==> run a <==
## fft_16
module fft_16 #(
    parameter WD = 12,
    parameter WNRD = 9
)(
    input                  clk,
    input                  rst_n,
    input                  en,
    input  signed [WD-1:0] sin_re,
    input  signed [WD-1:0] sin_im,
    output signed [WD-1:0] sout_re,
    output signed [WD-1:0] sout_im
);
Settings: LEC_CHECK=0, ABC_AREA=1, CAP_MARGIN=20, CELL_PAD_IN_SITES_DETAIL_PLACEMENT=0, CELL_PAD_IN_SITES_GLOBAL_PLACEMENT=0, CORE_MARGIN=2, CORE_UTILIZATION=70, CTS_CLUSTER_SIZE=74, MIN_ROUTING_LAYER=met1, PLACE_DENSITY_LB_ADDON=0.09, SETUP_SLACK_MARGIN=-0.02, SLEW_MARGIN=15; clock period 9.39 ns.
run.sh (not shown) runs the stock make flow with config.mk's settings and CLKGATE_MAP_FILE=.
==> run b: changes against run a <==
Settings changed: ABC_AREA 1 to default, CELL_PAD_IN_SITES_DETAIL_PLACEMENT 0 to default, CELL_PAD_IN_SITES_GLOBAL_PLACEMENT 0 to default, CORE_UTILIZATION 70 to 72, CTS_CLUSTER_SIZE 74 to default, MIN_ROUTING_LAYER met1 to default, PLACE_DENSITY_LB_ADDON 0.09 to default, SETUP_SLACK_MARGIN -0.02 to default, SLEW_MARGIN 15 to 20.
==> flow/constraint.sdc (replaced) <==
create_clock -name core_clock -period 8.67 [get_ports {clk}]
set_input_delay 1.7340 -clock core_clock [delete_from_list [all_inputs] [get_ports {clk}]]
set_output_delay 1.7340 -clock core_clock [all_outputs]
set_load 0.01 [all_outputs]
==> summary of the runs <==
Run b ran to the end with violations: setup timing. Run a ran to the end with no violations.
Between run b and run a, the lower hold slack is in run a (gap 0.044 ns).
Between run a and run b, the lower utilization is in run a (gap 7.0 points).
Against run a, the register-to-register slack of run b is lower by 1.5 ns.
Against run a, the final area of run b is higher by 4.1%.
Flip-flop count is the same in run b and run a.
Against run b, the worst setup slack of run a is higher by 2.3 ns.
==> figures <==
Met2 wire len: run b 79000 um; run a 70100 um
Final instance count without filler cells: run b 7420; run a 8167
Share of synthesized cell area in and-or and or-and compound cells: run b 0.128; run a 0.0751
Number of antenna violations at the first check in global routing: run b 10; run a 2
Cell Area, Synth: run b 51800 um2; run a 52600 um2
Half-perimeter wire length after placement: run b 114000 um; run a 113000 um
Final worst hold slack: run b 0.416 ns; run a 0.372 ns
Number of distinct library cells after synthesis: run b 97; run a 56
Data arrival time of the worst path: run b 11.16 ns; run a 9.61 ns
Comb area share: run b 0.634; run a 0.628
Number of vias after detailed routing: run b 46000; run a 43900
Result of the run: run b complete, but fails checks; run a no timing/DRC/antenna violations
Violated checks: run b setup timing; run a -
Uppermost layer routed: run b met4; run a met5
Syn nets: run b 7096; run a 8093
Area fraction in full adders, half adders and majority gates: run b 0.426; run a 0.410
Die Size: run b 74100 um2; run a 77400 um2

---

==> violet: inputs <==
fft_16 again, from the RTL that the note above started with.
clock: 12.0 ns
lec_check: 0
abc_area: 1
cap_margin: 10
cell_pad_in_sites_detail_placement: 2
cell_pad_in_sites_global_placement: 0
core_aspect_ratio: 1.35
core_margin: 5
core_utilization: 46
gpl_routability_driven: 0
hold_slack_margin: 0.12
min_routing_layer: met2
place_density: 0.82
setup_slack_margin: -0.02
slew_margin: 5
tns_end_percent: 70
==> raven: changes against violet <==
- CAP_MARGIN: 10 -> 20
- CELL_PAD_IN_SITES_DETAIL_PLACEMENT: 2 -> 1
- CELL_PAD_IN_SITES_GLOBAL_PLACEMENT: 0 -> 2
- CORE_ASPECT_RATIO: 1.35 -> 1.14
- CORE_MARGIN: 5 -> 4
- CORE_UTILIZATION: 46 -> 42
- CTS_CLUSTER_DIAMETER: default -> 373
- GPL_ROUTABILITY_DRIVEN: 0 -> default
- HOLD_SLACK_MARGIN: 0.12 -> default
- MAX_ROUTING_LAYER: default -> met5
- MIN_ROUTING_LAYER: met2 -> default
- PLACE_DENSITY: 0.82 -> default
- SETUP_SLACK_MARGIN: -0.02 -> 1.1
- SLEW_MARGIN: 5 -> 20
- TNS_END_PERCENT: 70 -> default
==> flow/constraint.sdc (replaced) <==
create_clock -name core_clock -period 11.2 [get_ports {clk}]
set_input_delay 2.2400 -clock core_clock [delete_from_list [all_inputs] [get_ports {clk}]]
set_output_delay 2.2400 -clock core_clock [all_outputs]
set_load 0.01 [all_outputs]
==> yarrow: changes against violet <==
- ABC_AREA: 1 -> default
- CAP_MARGIN: 10 -> 20
- CELL_PAD_IN_SITES_DETAIL_PLACEMENT: 2 -> 0
- CORE_ASPECT_RATIO: 1.35 -> default
- CORE_MARGIN: 5 -> 2
- CORE_UTILIZATION: 46 -> 70
- CTS_CLUSTER_SIZE: default -> 33
- GPL_ROUTABILITY_DRIVEN: 0 -> default
- HOLD_SLACK_MARGIN: 0.12 -> default
- MIN_ROUTING_LAYER: met2 -> met1
- PLACE_DENSITY: 0.82 -> default
- PLACE_DENSITY_LB_ADDON: default -> 0.09
- SETUP_SLACK_MARGIN: -0.02 -> default
- SLEW_MARGIN: 5 -> 15
- TNS_END_PERCENT: 70 -> default
==> flow/constraint.sdc (replaced) <==
create_clock -name core_clock -period 4.72 [get_ports {clk}]
set_input_delay 0.9440 -clock core_clock [delete_from_list [all_inputs] [get_ports {clk}]]
set_output_delay 0.9440 -clock core_clock [all_outputs]
set_load 0.01 [all_outputs]
==> juniper: changes against violet <==
- CAP_MARGIN: 10 -> 20
- CELL_PAD_IN_SITES_DETAIL_PLACEMENT: 2 -> default
- CELL_PAD_IN_SITES_GLOBAL_PLACEMENT: 0 -> default
- CORE_ASPECT_RATIO: 1.35 -> default
- CORE_MARGIN: 5 -> 2
- CORE_UTILIZATION: 46 -> 72
- CTS_CLUSTER_DIAMETER: default -> 263
- CTS_CLUSTER_SIZE: default -> 44
- GPL_ROUTABILITY_DRIVEN: 0 -> default
- HOLD_SLACK_MARGIN: 0.12 -> default
- MIN_ROUTING_LAYER: met2 -> default
- PLACE_DENSITY: 0.82 -> default
- PLACE_DENSITY_LB_ADDON: default -> 0.2
- SETUP_SLACK_MARGIN: -0.02 -> 1.7
- SLEW_MARGIN: 5 -> 20
- TNS_END_PERCENT: 70 -> default
==> flow/constraint.sdc (replaced) <==
create_clock -name core_clock -period 6.63 [get_ports {clk}]
set_input_delay 1.3260 -clock core_clock [delete_from_list [all_inputs] [get_ports {clk}]]
set_output_delay 1.3260 -clock core_clock [all_outputs]
set_load 0.01 [all_outputs]
==> results <==
- violet never finished: it broke off in detailed placement with DPL-0033. yarrow ran to the end with violations: setup timing. raven went through all stages and came out clean. juniper ended with an error in global routing with ODB-0269.
- Of raven and yarrow, raven has the higher setup slack (gap 6.5 ns).
- Against yarrow, the synthesized cell count of violet is higher by about 17%.
- In first-iteration DRC count, yarrow is at 3.8 times the value of raven.
- Against yarrow, the via count of raven is smaller by 14%.
- Against yarrow, the non-clock buffer count of raven is lower by 929.
- Between yarrow and raven, the lower final area is in raven (gap 12%, measured against raven).

---

==> run F: inputs <==
fft_16 again, from the RTL that the note above started with.
clock: 9.66 ns
lec_check: 0
abc_area: 1
cap_margin: 20
core_margin: 2
core_utilization: 72
place_density_lb_addon: 0.01
slew_margin: 20
==> run H: changes against run F <==
==> flow/config.mk (replaced) <==
export PLATFORM = sky130hd
export DESIGN_NAME = fft_16
export DESIGN_NICKNAME = fft_16
export VERILOG_FILES = /design/flow/design.v
export SDC_FILE = /design/flow/constraint.sdc
export NUM_CORES = 4
export LEC_CHECK = 0
export CAP_MARGIN = 20
export CELL_PAD_IN_SITES_DETAIL_PLACEMENT = 0
export CELL_PAD_IN_SITES_GLOBAL_PLACEMENT = 0
export CORE_MARGIN = 2
export CORE_UTILIZATION = 66
export MIN_ROUTING_LAYER = met1
export PLACE_DENSITY_LB_ADDON = 0.09
export SLEW_MARGIN = 15
==> flow/constraint.sdc (replaced) <==
create_clock -name core_clock -period 4.87 [get_ports {clk}]
set_input_delay 0.9740 -clock core_clock [delete_from_list [all_inputs] [get_ports {clk}]]
set_output_delay 0.9740 -clock core_clock [all_outputs]
set_load 0.01 [all_outputs]
==> run summary <==
Notes on the physical implementation.

- The HPWL after detailed placement is approximately 120 mm, for reference.
- In the final report, the number of endpoints failing setup comes to roughly 50.
- The non-clock inverter total of the final layout is roughly 1100, for reference.
- The number of clock buffer instances in the layout is around 70, for reference.
- The flow ran to the end, but the layout failed its checks.
- The run did not pass the layout checks because of negative setup slack.
- After layout, the worst setup slack is -4.706 ns.
the above is filed under run H

==> run summary <==
Notes on the physical implementation.

- The flow ran to the end and the layout has no timing, DRC or antenna violations.
- Measured on the finished design, the core utilization comes to roughly 82%.
- Entering global routing, the biggest net connects around 110 pins.
- Detailed placement finished with a half-perimeter wire length of between 100 and 150 mm.
- The flop and latch count out of synthesis is approximately 460, for reference.
- The final worst-path setup slack is 0.1926 ns, for reference.
- The layout has around 64 clock buffers.
- The count of endpoints failing setup in the final report is 0, for reference.
- The non-clock inverter total of the final layout is 1650, for reference.
the above is filed under run F


---

==> exp/umber <==
Starting RTL as in the previous note.
## fft_16
module fft_16 #(
    parameter WD = 12,
    parameter WNRD = 9
)(
    input                  clk,
    input                  rst_n,
    input                  en,
    input  signed [WD-1:0] sin_re,
    input  signed [WD-1:0] sin_im,
    output signed [WD-1:0] sout_re,
    output signed [WD-1:0] sout_im
);
make LEC_CHECK=0 ABC_AREA=1 CAP_MARGIN=20 CORE_MARGIN=2 CORE_UTILIZATION=72 CTS_CLUSTER_DIAMETER=359 CTS_CLUSTER_SIZE=99 HOLD_SLACK_MARGIN=0.28 PLACE_DENSITY=0.37 SETUP_SLACK_MARGIN=-0.62 SLEW_MARGIN=20 finish   # period 6.88 ns
==> exp/nickel: changes against exp/umber <==
- ABC_AREA: 1 -> unset
- CORE_ASPECT_RATIO: unset -> 1.38
- CORE_UTILIZATION: 72 -> 53
- CTS_CLUSTER_DIAMETER: 359 -> 42
- CTS_CLUSTER_SIZE: 99 -> unset
- HOLD_SLACK_MARGIN: 0.28 -> unset
- MAX_ROUTING_LAYER: unset -> met4
- PLACE_DENSITY: 0.37 -> unset
- PLACE_DENSITY_LB_ADDON: unset -> 0.22
- SETUP_SLACK_MARGIN: -0.62 -> -0.92
==> flow/constraint.sdc (replaced) <==
create_clock -name core_clock -period 13.4 [get_ports {clk}]
set_input_delay 2.6800 -clock core_clock [delete_from_list [all_inputs] [get_ports {clk}]]
set_output_delay 2.6800 -clock core_clock [all_outputs]
set_load 0.01 [all_outputs]
==> summary of the runs <==
- exp/umber never finished: it broke off in global routing, error GRT-0232. exp/nickel finished clean.
- Die area: exp/nickel is higher than exp/umber (33%).
- Between exp/umber and exp/nickel, the lower area after synthesis is in exp/nickel (gap 1.5%, measured against exp/nickel).
- In exp/umber the synthesized cell count is larger than in exp/nickel, by about 17%.
==> figures <==
metric	exp/umber	exp/nickel
Status	aborted with a tool error	finished clean
Stage where the flow stopped	global routing	-
DPL Wire Length	121200 um	106700 um
Number of cells in Yosys stat	6773	5776
Multiplexer fraction of the synthesized cell area	0%	0.5021%
Global placer's final weighted congestion	1.051	0.9686
Fp_density	72.46%	53.48%
Top area contributor share	27.33%	27.73%
Library cells used by synthesis	56	97
Area fraction in and, or, nand and nor cells	17.06%	12.69%
Compound Share, Synth	7.507%	12.81%
Buffers inserted during post-CTS setup optimization	120	0
Xor/xnor cell area share of the yosys netlist	3.770%	4.258%
Placed instance area	60890 um2	53740 um2
Core area	72590 um2	96910 um2
Horizontal extent of the die	274.3 um	270.2 um
Chip Area, Yosys	52600 um2	51830 um2
Cell total after placement	8494	6970
Row cnt	99	134
TritonCTS buffer count	8	59
Post-synthesis share of cell area spent on full adders, half adders and majority gates	41.00%	42.56%
Die Y-Extent	274.3 um	371.4 um
